lane 1:
## conv
module conv (
input [4:0] stride,
input  conv_enable, 
output reg [18:0] address1 , address2, write_address,
output reg end_reach, full_conv_end, dot_sum_end,
input clk,
input reset,
input [9:0] w1 ,h1,w2,h2,
output reg [9:0] width, height
  );
reg [9:0] H1_index_outer , V1_index_outer ;
reg [5:0]	v1_index_inner , h1_index_inner ;
reg dot_sum_start ;
always @ (posedge clk) begin	 
		if (reset) begin
			H1_index_outer = 0;
			V1_index_outer = 0;
			v1_index_inner = 0;
			h1_index_inner = 0;
			address1 = 0;
			address2 = 0;
			write_address = 0;
			end_reach = 0;
			dot_sum_end = 0;
			dot_sum_start = 1;
			full_conv_end = 0;
			width = 0;
			height = 0;
		end
		else if (conv_enable) begin
				if (dot_sum_start) begin
						v1_index_inner = 0;
						h1_index_inner = 0;
						dot_sum_start = 0;
						dot_sum_end =0;
				end	
				if (!full_conv_end) begin
					address1 = address1 + 2'b01;
					h1_index_inner = h1_index_inner + 2'b01 ;
					if (h1_index_inner == w2) begin			 
						v1_index_inner = v1_index_inner + 1;
						h1_index_inner = 6'b0;								
  ...
==> flow/config.mk <==
export PLATFORM = sky130hd
export DESIGN_NAME = conv
export DESIGN_NICKNAME = conv
export VERILOG_FILES = /design/flow/design.v
export SDC_FILE = /design/flow/constraint.sdc
export NUM_CORES = 4
export LEC_CHECK = 0
export ABC_AREA = 1
export CAP_MARGIN = 40
export CORE_MARGIN = 2
export CORE_UTILIZATION = 72
export CTS_CLUSTER_DIAMETER = 211
export CTS_CLUSTER_SIZE = 100
export SETUP_SLACK_MARGIN = -0.29
export SLEW_MARGIN = 20
==> flow/constraint.sdc <==
create_clock -name core_clock -period 8.4 [get_ports {clk}]
set_input_delay 1.6800 -clock core_clock [delete_from_list [all_inputs] [get_ports {clk}]]
set_output_delay 1.6800 -clock core_clock [all_outputs]
set_load 0.01 [all_outputs]
run.sh (not shown) runs the stock make flow with config.mk's settings and CLKGATE_MAP_FILE=.
Lane 1 finished all stages; however, its layout fails the closing checks, the failures being negative setup slack.
Modified inputs, lane 2 compared to lane 1
- CTS_CLUSTER_SIZE: 100 -> unset
- CORE_UTILIZATION: 72 -> 58
- CAP_MARGIN: 40 -> 20
- CTS_CLUSTER_DIAMETER: 211 -> unset
- SETUP_SLACK_MARGIN: -0.29 -> unset
- ABC_AREA: 1 -> unset
- the clock period (ns, I/O delays scaled along): 8.4 -> 5.9
## What came out
Lane 1 → lane 2: sum of routed wire segments on met1 now larger, total global-route track usage shows a reduction of 11 points, number of buffers inserted by post-CTS setup repair went up by 32, worst setup slack after layout now sits lower. To summarise lane 2: no stage aborted, but the layout did not pass its checks, failing on negative setup slack. Lane 2 ends up with a share of power burned in the clock network that is 2.0 points higher than in lane 1. Lane 2 ended up with a higher number of buffer and inverter stages on the critical path than lane 1 did. Lane 2 vs lane 1 — design area climbed by a little under 10%. From lane 1 to lane 2 the numbers moved as follows: cell total after placement now sits lower; total power of the final layout now sits higher; sum of negative setup slack now sits lower.
Inputs modified between lane 2 and lane 3:
- MAX_ROUTING_LAYER newly set to met4
- CORE_UTILIZATION changed from 58 to 65
- CTS_CLUSTER_SIZE newly set to 61
- the clock period (ns, I/O delays scaled along) changed from 5.9 to 8.79
[summary]
The flow for lane 3 finished, though final verification flagged negative setup slack.
Re met1 routing resource usage after global routing: lane 3 is 5.9 points up on lane 2.
Summary — number of antenna violations at the first check in global routing, lane 3 relative to lane 2: higher, by 1.
Per the comparison of lane 3 with lane 2, sequential share of power grew by 0.3 points, final design instance area without fill lower.
Across both runs, setup slack was higher for lane 3 than for lane 2.
The global-route usage in lane 3 sits 8.7 points above the value recorded for lane 2.
| proportion of total power due to net switching | higher: lane 3 |

---

Setup of run 1:
The RTL this note starts from:
==> flow/design.v <==
`timescale 1ns / 1ps
module conv (
input [4:0] stride,
input  conv_enable, 
output reg [18:0] address1 , address2, write_address,
output reg end_reach, full_conv_end, dot_sum_end,
input clk,
input reset,
input [9:0] w1 ,h1,w2,h2,
output reg [9:0] width, height
  );
reg [9:0] H1_index_outer , V1_index_outer ;
reg [5:0]	v1_index_inner , h1_index_inner ;
reg dot_sum_start ;
always @ (posedge clk) begin	 
		if (reset) begin
			H1_index_outer = 0;
			V1_index_outer = 0;
			v1_index_inner = 0;
			h1_index_inner = 0;
			address1 = 0;
			address2 = 0;
			write_address = 0;
			end_reach = 0;
			dot_sum_end = 0;
			dot_sum_start = 1;
			full_conv_end = 0;
			width = 0;
			height = 0;
		end
		else if (conv_enable) begin
				if (dot_sum_start) begin
						v1_index_inner = 0;
						h1_index_inner = 0;
						dot_sum_start = 0;
						dot_sum_end =0;
				end	
				if (!full_conv_end) begin
					address1 = address1 + 2'b01;
					h1_index_inner = h1_index_inner + 2'b01 ;
					if (h1_index_inner == w2) begin			 
						v1_index_inner = v1_index_inner + 1;
						h1_index_inner = 6'b0;								
						address1 = (v1_index_inner + V1_index_outer )* w1 + H1_index_outer;
					end	
					if (v1_index_inner == h2) begin			 
						H1_index_outer = H1_index_outer + stride;
						address1 = V1_index_outer * w1 + H1_index_outer ;
						dot_sum_start = 1;
						dot_sum_end =1;
						v1_index_inner = 6'b0;
					end
					if ((H1_index_outer + w2) > w1	) begin		 
						width = H1_index_outer;
						dot_sum_start = 1;
						V1_index_outer = V1_index_outer + stride;
						H1_index_outer = 10'b0000000000;
						address1 = V1_index_outer * w1;
					end
					if (address1 == h1*w1 ) 		full_conv_end = 1;		 
					if ((address1 + 1) == h1*w1 ) 		height = V1_index_outer + 1;
					address2 = v1_index_inner*w2 + h1_index_inner;
					if (dot_sum_start)	write_address	= write_address + 1;
				end
		end
    end
endmodule 
clock: 6.1 ns
lec_check: 0
abc_area: 1
cap_margin: 20
core_aspect_ratio: 0.5
core_margin: 2
core_utilization: 72
cts_cluster_diameter: 294
cts_cluster_size: 97
place_density: 0.42
slew_margin: 20
tns_end_percent: 5
Run 1 failed in global routing (5_1_grt) with GRT-0116.
> inputs changed (run 1 -> run 2)
-- flow/config.mk --
<<< run 1, line 8
export ABC_AREA = 1
>>> run 2, line 8
<<< run 1, line 10
export CORE_ASPECT_RATIO = 0.5
>>> run 2, line 9
<<< run 1, line 13
export CTS_CLUSTER_DIAMETER = 294
export CTS_CLUSTER_SIZE = 97
export PLACE_DENSITY = 0.42
>>> run 2, line 11
export PLACE_DENSITY_LB_ADDON = 0.19
<<< run 1, line 17
export TNS_END_PERCENT = 5
>>> run 2, line 13
==> flow/constraint.sdc <==
create_clock -name core_clock -period 9.6 [get_ports {clk}]
set_input_delay 1.9200 -clock core_clock [delete_from_list [all_inputs] [get_ports {clk}]]
set_output_delay 1.9200 -clock core_clock [all_outputs]
set_load 0.01 [all_outputs]
### Flow results
Run 2 finished all stages; the layout is clean. Taking run 1 as the reference, in run 2 HPWL after detailed placement decreased by about 21% relative to the old numbers; core box area shrank by 120 um^2; and-or/or-and share of the synthesized area grew by 2.3 points; area share of fa/ha/maj cells after synthesis up 0.94 points; floorplan die width now sits lower. Diff run 1 -> run 2 | number of instances resized during post-cts repair | decrease of 80%. [compare] base=run 1 new=run 2: cell row count went up; number of cells produced by synthesis saw a decrease; synthesized area saw a decrease. Mean instance size in the synthesized netlist (higher): run 2.
Edits applied to the flow inputs when going from run 2 to run 3:
-- flow/config.mk --
<<< run 2, line 8
export CAP_MARGIN = 20
>>> run 3, line 8
export CAP_MARGIN = 15
<<< run 2, line 11
export PLACE_DENSITY_LB_ADDON = 0.19
>>> run 3, line 11
export CTS_CLUSTER_DIAMETER = 142
export CTS_CLUSTER_SIZE = 38
==> flow/constraint.sdc <==
create_clock -name core_clock -period 5.97 [get_ports {clk}]
set_input_delay 1.1940 -clock core_clock [delete_from_list [all_inputs] [get_ports {clk}]]
set_output_delay 1.1940 -clock core_clock [all_outputs]
set_load 0.01 [all_outputs]
### Flow results
Stage in which a tool error killed run 3: clock tree synthesis (4_1_cts). Re register share after synthesis: no difference whatsoever between run 2 and run 3. Reported for run 3 and run 2, synthesized instance count turned out identical to the last digit. Diff run 3..run 2 | share of synthesized registers carrying an async set or reset | unchanged. The number of unique standard cell types used by synthesis of run 3 and that of run 2 are within noise of each other. From run 2 to run 3 the numbers moved as follows: number of cells in the design after placement now sits higher, area share of and/or/nand/nor cells after synthesis now sits at about the same level. When the final numbers for run 3 and run 2 were put side by side, the weighted congestion at the end of routability-driven global placement turned out to be smaller in run 2.
#### Input delta (run 4 over run 3)
-- flow/config.mk --
<<< run 3, line 8
export CAP_MARGIN = 15
>>> run 4, line 8
export CAP_MARGIN = 20
<<< run 3, line 11
export CTS_CLUSTER_DIAMETER = 142
export CTS_CLUSTER_SIZE = 38
>>> run 4, line 11
export CTS_CLUSTER_DIAMETER = 327
export CTS_CLUSTER_SIZE = 96
==> flow/constraint.sdc <==
create_clock -name core_clock -period 9.5 [get_ports {clk}]
set_input_delay 1.9000 -clock core_clock [delete_from_list [all_inputs] [get_ports {clk}]]
set_output_delay 1.9000 -clock core_clock [all_outputs]
set_load 0.01 [all_outputs]
What the final checks of run 4 revealed, after a flow that finished every stage, was a layout that fails on negative setup slack.
As far as synthesized instance count goes, run 4 and run 3 are indistinguishable; the numbers are identical.
Relative to run 3, run 4 improves detailed placement HPWL.
Worst slack after detailed placement: run 4 better than run 3
Reported for run 4 and run 3, chip area in the Yosys report turned out identical to the last digit.
The last weighted congestion value of the routability-driven placer of run 4 falls short of that of run 3 by about 2%.
The run showing the greater placed cell area is run 3.
Relative to run 4, the following input files were edited for run 5:
-- flow/config.mk --
<<< run 4, line 11
export CTS_CLUSTER_DIAMETER = 327
export CTS_CLUSTER_SIZE = 96
>>> run 5, line 11
export CTS_CLUSTER_SIZE = 25
export PLACE_DENSITY_LB_ADDON = 0.19
export SETUP_SLACK_MARGIN = 2.86
==> flow/constraint.sdc <==
create_clock -name core_clock -period 9.6 [get_ports {clk}]
set_input_delay 1.9200 -clock core_clock [delete_from_list [all_inputs] [get_ports {clk}]]
set_output_delay 1.9200 -clock core_clock [all_outputs]
set_load 0.01 [all_outputs]
--- outcome ---
Measured against each other, run 5 and run 4 differ in placed cell count, the higher figure coming from run 4.
Run 5 did not run to completion, as it errored out during global routing (5_1_grt).
Comparing run 5 against run 4, there is no change at all in post-synthesis compound-gate area fraction.
Adder and majority gate portion of the synthesized area came out exactly the same in run 5 and run 4.
Of run 5 and run 4, it is run 5 that has the higher worst slack after detailed placement.
No activity file was given, so power comes from the tool's default toggle rates.
